// CPU
module CPU (
    input clk, 
    input reset, 
    output [15:0] pc, 
    input [15:0] instr, 
    output [15:0] alu_out, 
    output mem_read, 
    output mem_write, 
    input [15:0] mem_data
);
    reg [15:0] pc_reg;
    reg [15:0] if_id_instr;
    reg [15:0] id_ex_reg_data1, id_ex_reg_data2;
    reg [3:0] id_ex_alu_op;
    reg [15:0] id_ex_instr;
    reg id_ex_mem_read, id_ex_mem_write, id_ex_reg_write;
    reg [3:0] id_ex_write_reg;
    wire [15:0] alu_result;
    wire hazard_detected;
    wire [15:0] rf_reg_data1, rf_reg_data2;
    wire [3:0] alu_op;
    wire reg_write;
    wire [3:0] write_reg;
    wire [15:0] write_data;
    reg [15:0] ex_mem_alu_result;
    reg ex_mem_mem_read, ex_mem_mem_write, ex_mem_reg_write;
    reg [3:0] ex_mem_write_reg;
    always @(posedge clk or posedge reset) begin
        if (reset) begin
            pc_reg <= 0;
            if_id_instr <= 16'b0;
        end else if (!hazard_detected) begin
            pc_reg <= pc_reg + 1;
            if_id_instr <= instr;
        end
    end
    Control_Unit cu (
  ...
Size in the first run: roughly 350 flip-flops, ~68 I/O pins, roughly 18,000 um2 of cells after synthesis.
==> flow/config.mk <==
export PLATFORM = sky130hd
export DESIGN_NAME = CPU
export DESIGN_NICKNAME = CPU
export VERILOG_FILES = /design/flow/design.v
export SDC_FILE = /design/flow/constraint.sdc
export NUM_CORES = 4
export LEC_CHECK = 0
export ABC_AREA = 0
export CAP_MARGIN = 0
export CELL_PAD_IN_SITES_DETAIL_PLACEMENT = 1
export CELL_PAD_IN_SITES_GLOBAL_PLACEMENT = 1
export CORE_MARGIN = 9
export CORE_UTILIZATION = 40
export CTS_CLUSTER_SIZE = 85
export HOLD_SLACK_MARGIN = 0.09
export MAX_ROUTING_LAYER = met4
export MIN_ROUTING_LAYER = met2
export PLACE_DENSITY = 0.36
export SLEW_MARGIN = 15
export TNS_END_PERCENT = 60
==> flow/constraint.sdc <==
create_clock -name core_clock -period 2.12 [get_ports {clk}]
set_input_delay 0.4240 -clock core_clock [delete_from_list [all_inputs] [get_ports {clk}]]
set_output_delay 0.4240 -clock core_clock [all_outputs]
set_load 0.01 [all_outputs]
run.sh (not shown) runs the stock make flow with config.mk's settings and CLKGATE_MAP_FILE=.
The starting point aborted during 5_1_grt with GRT-0232.
Edit:
==> flow/config.mk (replaced) <==
export PLATFORM = sky130hd
export DESIGN_NAME = CPU
export DESIGN_NICKNAME = CPU
export VERILOG_FILES = /design/flow/design.v
export SDC_FILE = /design/flow/constraint.sdc
export NUM_CORES = 4
export LEC_CHECK = 0
export ABC_AREA = 1
export CAP_MARGIN = 20
export CORE_MARGIN = 2
export CORE_UTILIZATION = 68
export SETUP_SLACK_MARGIN = -0.01
export SLEW_MARGIN = 20
==> flow/constraint.sdc (replaced) <==
create_clock -name core_clock -period 1.79 [get_ports {clk}]
set_input_delay 0.3580 -clock core_clock [delete_from_list [all_inputs] [get_ports {clk}]]
set_output_delay 0.3580 -clock core_clock [all_outputs]
set_load 0.01 [all_outputs]
Result: The new run died in 5_1_grt on GRT-0232. Synthesized cell count grows by 28%. Synthesized area goes up by 0.55%. Die size is lower by 47%.

* * *

Starting RTL as in the previous note.
Settings: LEC_CHECK=0, CAP_MARGIN=20, CORE_ASPECT_RATIO=0.53, CORE_MARGIN=2, CORE_UTILIZATION=71, MAX_ROUTING_LAYER=met4, SETUP_SLACK_MARGIN=1.5, SLEW_MARGIN=20; clock period 3.12 ns.
The starting point died in 5_1_grt (GRT-0116).
Rerun with:
- CORE_ASPECT_RATIO: 0.53 -> default
- CORE_UTILIZATION: 71 -> 17
- MAX_ROUTING_LAYER: met4 -> default
- clock period: 3.12 -> 4.93 ns (I/O delays scaled with it)
What happened: This time the run finished clean. Synthesized cell count does not change. Die size is higher to 4.1 times its value. Synthesized area is unchanged.
Rerun with:
- ABC_AREA: default -> 1
- CORE_UTILIZATION: 17 -> 72
- PLACE_DENSITY_LB_ADDON: default -> 0.27
- SETUP_SLACK_MARGIN: 1.5 -> 0.49
- clock period: 4.93 -> 3.35 ns (I/O delays scaled with it)
The new run finished clean.
Non-clock buffer count decreases by 9.
Register-to-register slack is worse by 0.83 ns.
Power goes up by 42%.
Setup slack loses 0.83 ns.
Wire length rose by 2.2%.
Rerun with:
- ABC_AREA: 1 -> default
- CTS_CLUSTER_DIAMETER: default -> 377
- CTS_CLUSTER_SIZE: default -> 22
- PLACE_DENSITY_LB_ADDON: 0.27 -> default
- SETUP_SLACK_MARGIN: 0.49 -> -0.25
- clock period: 3.35 -> 2.53 ns (I/O delays scaled with it)
This time the run completed, yet does not pass: negative setup slack.
Setup slack got worse by 1.3 ns.
Clock skew went down by 0.013 ns.
Sequential share of layout area came out lower by 1.0 points.
Cell count shrinks by 15%.
Utilization rose by 2.3 points.
Power climbs by 30%.
Flip-flop count is unchanged.

* * *

Setup of umber:
CPU again, from the RTL that the note above started with.
Settings: LEC_CHECK=0, CAP_MARGIN=20, CELL_PAD_IN_SITES_DETAIL_PLACEMENT=2, CORE_MARGIN=2, CORE_UTILIZATION=67, CTS_CLUSTER_SIZE=20, GPL_ROUTABILITY_DRIVEN=1, MIN_ROUTING_LAYER=met1, PLACE_DENSITY_LB_ADDON=0.13, SETUP_SLACK_MARGIN=-0.15, SLEW_MARGIN=20; clock period 2.01 ns.
umber did not finish; the tool stopped in detailed placement with error DPL-0033.
The inputs of raven differ from those of umber as listed below.
==> flow/config.mk <==
export PLATFORM = sky130hd
export DESIGN_NAME = CPU
export DESIGN_NICKNAME = CPU
export VERILOG_FILES = /design/flow/design.v
export SDC_FILE = /design/flow/constraint.sdc
export NUM_CORES = 4
export LEC_CHECK = 0
export CAP_MARGIN = 20
export CORE_MARGIN = 2
export CORE_UTILIZATION = 64
export SETUP_SLACK_MARGIN = 0.68
export SLEW_MARGIN = 20
==> flow/constraint.sdc <==
create_clock -name core_clock -period 2.58 [get_ports {clk}]
set_input_delay 0.5160 -clock core_clock [delete_from_list [all_inputs] [get_ports {clk}]]
set_output_delay 0.5160 -clock core_clock [all_outputs]
set_load 0.01 [all_outputs]
==> results <==
Any difference in area after synthesis between umber and raven is small enough to ignore.
Mean instance size in the synthesized netlist: raven vs umber identical
Cmp umber and raven / global placer's final weighted congestion / higher: raven
| die area | raven vs umber | worse |
global routing: raven exited with error
Setup changes, raven to delta
--- a/flow/config.mk
+++ b/flow/config.mk
@@ -10,2 +10,4 @@
-export CORE_UTILIZATION = 64
-export SETUP_SLACK_MARGIN = 0.68
+export CORE_UTILIZATION = 40
+export MAX_ROUTING_LAYER = met4
+export MIN_ROUTING_LAYER = met2
+export PLACE_DENSITY = 0.36
==> flow/constraint.sdc <==
create_clock -name core_clock -period 2.81 [get_ports {clk}]
set_input_delay 0.5620 -clock core_clock [delete_from_list [all_inputs] [get_ports {clk}]]
set_output_delay 0.5620 -clock core_clock [all_outputs]
set_load 0.01 [all_outputs]
==> comparison <==
delta: flow complete, layout not clean; failing: setup timing. Taking raven as the reference point, the global placer's final weighted congestion of delta rises by 2.1%. Taking raven as the reference point, the count of placed standard cells including taps of delta rises by 253. Taking raven as the reference, in delta area of placed instances moved up, post-cts resize count moved down. As far as number of cell instances after yosys synthesis goes, raven and delta are indistinguishable; the numbers are identical. delta vs. raven: sum of net half-perimeters after detailed placement went up by 19%. Die: delta bigger than raven. Summary of the comparison: number of buffers added by the clock tree synthesis step is higher in delta, relative to raven. As far as count of library flops with an enable pin is concerned, raven and delta perform about the same.
#### Input delta (nickel over delta)
--- a/flow/config.mk
+++ b/flow/config.mk
@@ -10,4 +10,2 @@
-export CORE_UTILIZATION = 40
-export MAX_ROUTING_LAYER = met4
-export MIN_ROUTING_LAYER = met2
-export PLACE_DENSITY = 0.36
+export CORE_UTILIZATION = 64
+export SETUP_SLACK_MARGIN = 0.74
==> flow/constraint.sdc <==
create_clock -name core_clock -period 2.53 [get_ports {clk}]
set_input_delay 0.5060 -clock core_clock [delete_from_list [all_inputs] [get_ports {clk}]]
set_output_delay 0.5060 -clock core_clock [all_outputs]
set_load 0.01 [all_outputs]
### Flow results
nickel is listed as incomplete: the tool reported an error in global routing and the run ended there.
Diff delta -> nickel: quantity of gates resized following cts shows an increase of 443; floorplan die height shows a reduction of 45 um.
Die area (lower): nickel
Re number of buffers inserted for hold repair after clock tree synthesis: no difference whatsoever between delta and nickel.
Comparing delta against nickel, there is no change at all in area after synthesis.
Placed instance area: nickel < delta
Comparing nickel against delta, there is no change at all in instance count of the mapped netlist.
Diff nickel and delta: initial core utilization lower in delta
Changes in sierra relative to nickel:
--- a/flow/config.mk
+++ b/flow/config.mk
@@ -7,0 +8 @@
+export ABC_AREA = 1
@@ -10,2 +11,2 @@
-export CORE_UTILIZATION = 64
-export SETUP_SLACK_MARGIN = 0.74
+export CORE_UTILIZATION = 72
+export CTS_CLUSTER_DIAMETER = 400
==> flow/constraint.sdc <==
create_clock -name core_clock -period 2.74 [get_ports {clk}]
set_input_delay 0.5480 -clock core_clock [delete_from_list [all_inputs] [get_ports {clk}]]
set_output_delay 0.5480 -clock core_clock [all_outputs]
set_load 0.01 [all_outputs]
[summary]
Going from nickel to sierra, synthesized chip area reported by yosys climbed 0.55%, area after synthesis climbed about 0.55%, synthesized instance count climbed 544.
Die extent in x (sierra / nickel): 0.947
Max area share of and-or/or-and cells after synthesis across nickel and sierra: nickel
Compared with nickel, sierra improves core outline area.
In sierra, worst setup timing slack at the placement stage is higher than in nickel.
In sierra the implementation completed, yet the final layout does not meet the checks, the culprit being setup timing.
In the reports for nickel and sierra, the smaller post-synthesis simple-gate area fraction belongs to nickel.
sierra ended up with a lower count of cell types in the netlist than nickel did.
Total nets after synthesis (sierra / nickel): 1.3
The area fraction in mux cells of sierra is lower than that of nickel.
Modified inputs, xenon compared to sierra
--- a/flow/config.mk
+++ b/flow/config.mk
@@ -8 +7,0 @@
-export ABC_AREA = 1
@@ -11,2 +10,2 @@
-export CORE_UTILIZATION = 72
-export CTS_CLUSTER_DIAMETER = 400
+export CORE_UTILIZATION = 23
+export SETUP_SLACK_MARGIN = 1.5
==> flow/constraint.sdc <==
create_clock -name core_clock -period 3.14 [get_ports {clk}]
set_input_delay 0.6280 -clock core_clock [delete_from_list [all_inputs] [get_ports {clk}]]
set_output_delay 0.6280 -clock core_clock [all_outputs]
set_load 0.01 [all_outputs]
Clock network fraction of design power sits lower in xenon than in sierra. Delta (xenon minus sierra): met3 wire length moved down, leakage power summed over all cells moved up. sierra -> xenon: setup clock skew after layout flat. The flow did not stop early for xenon: all stages ran, and the layout cleared the timing, DRC and antenna checks. xenon vs sierra on cell count: xenon is the higher one. When the final numbers for xenon and sierra were put side by side, the total stage count of the critical path turned out to be greater in xenon. Relative to sierra, global-route met3 utilization has decreased by 21 points in xenon. Relative to sierra, the timing-limited maximum frequency of xenon is lower by about 9%. Looking at final worst setup slack, xenon sits 0.12 ns higher than sierra does. When xenon is set beside sierra, its post-synthesis share of cell area spent on and-or and or-and gates turns out to be 10 points larger.
Power is estimated from default activity; no workload was simulated.
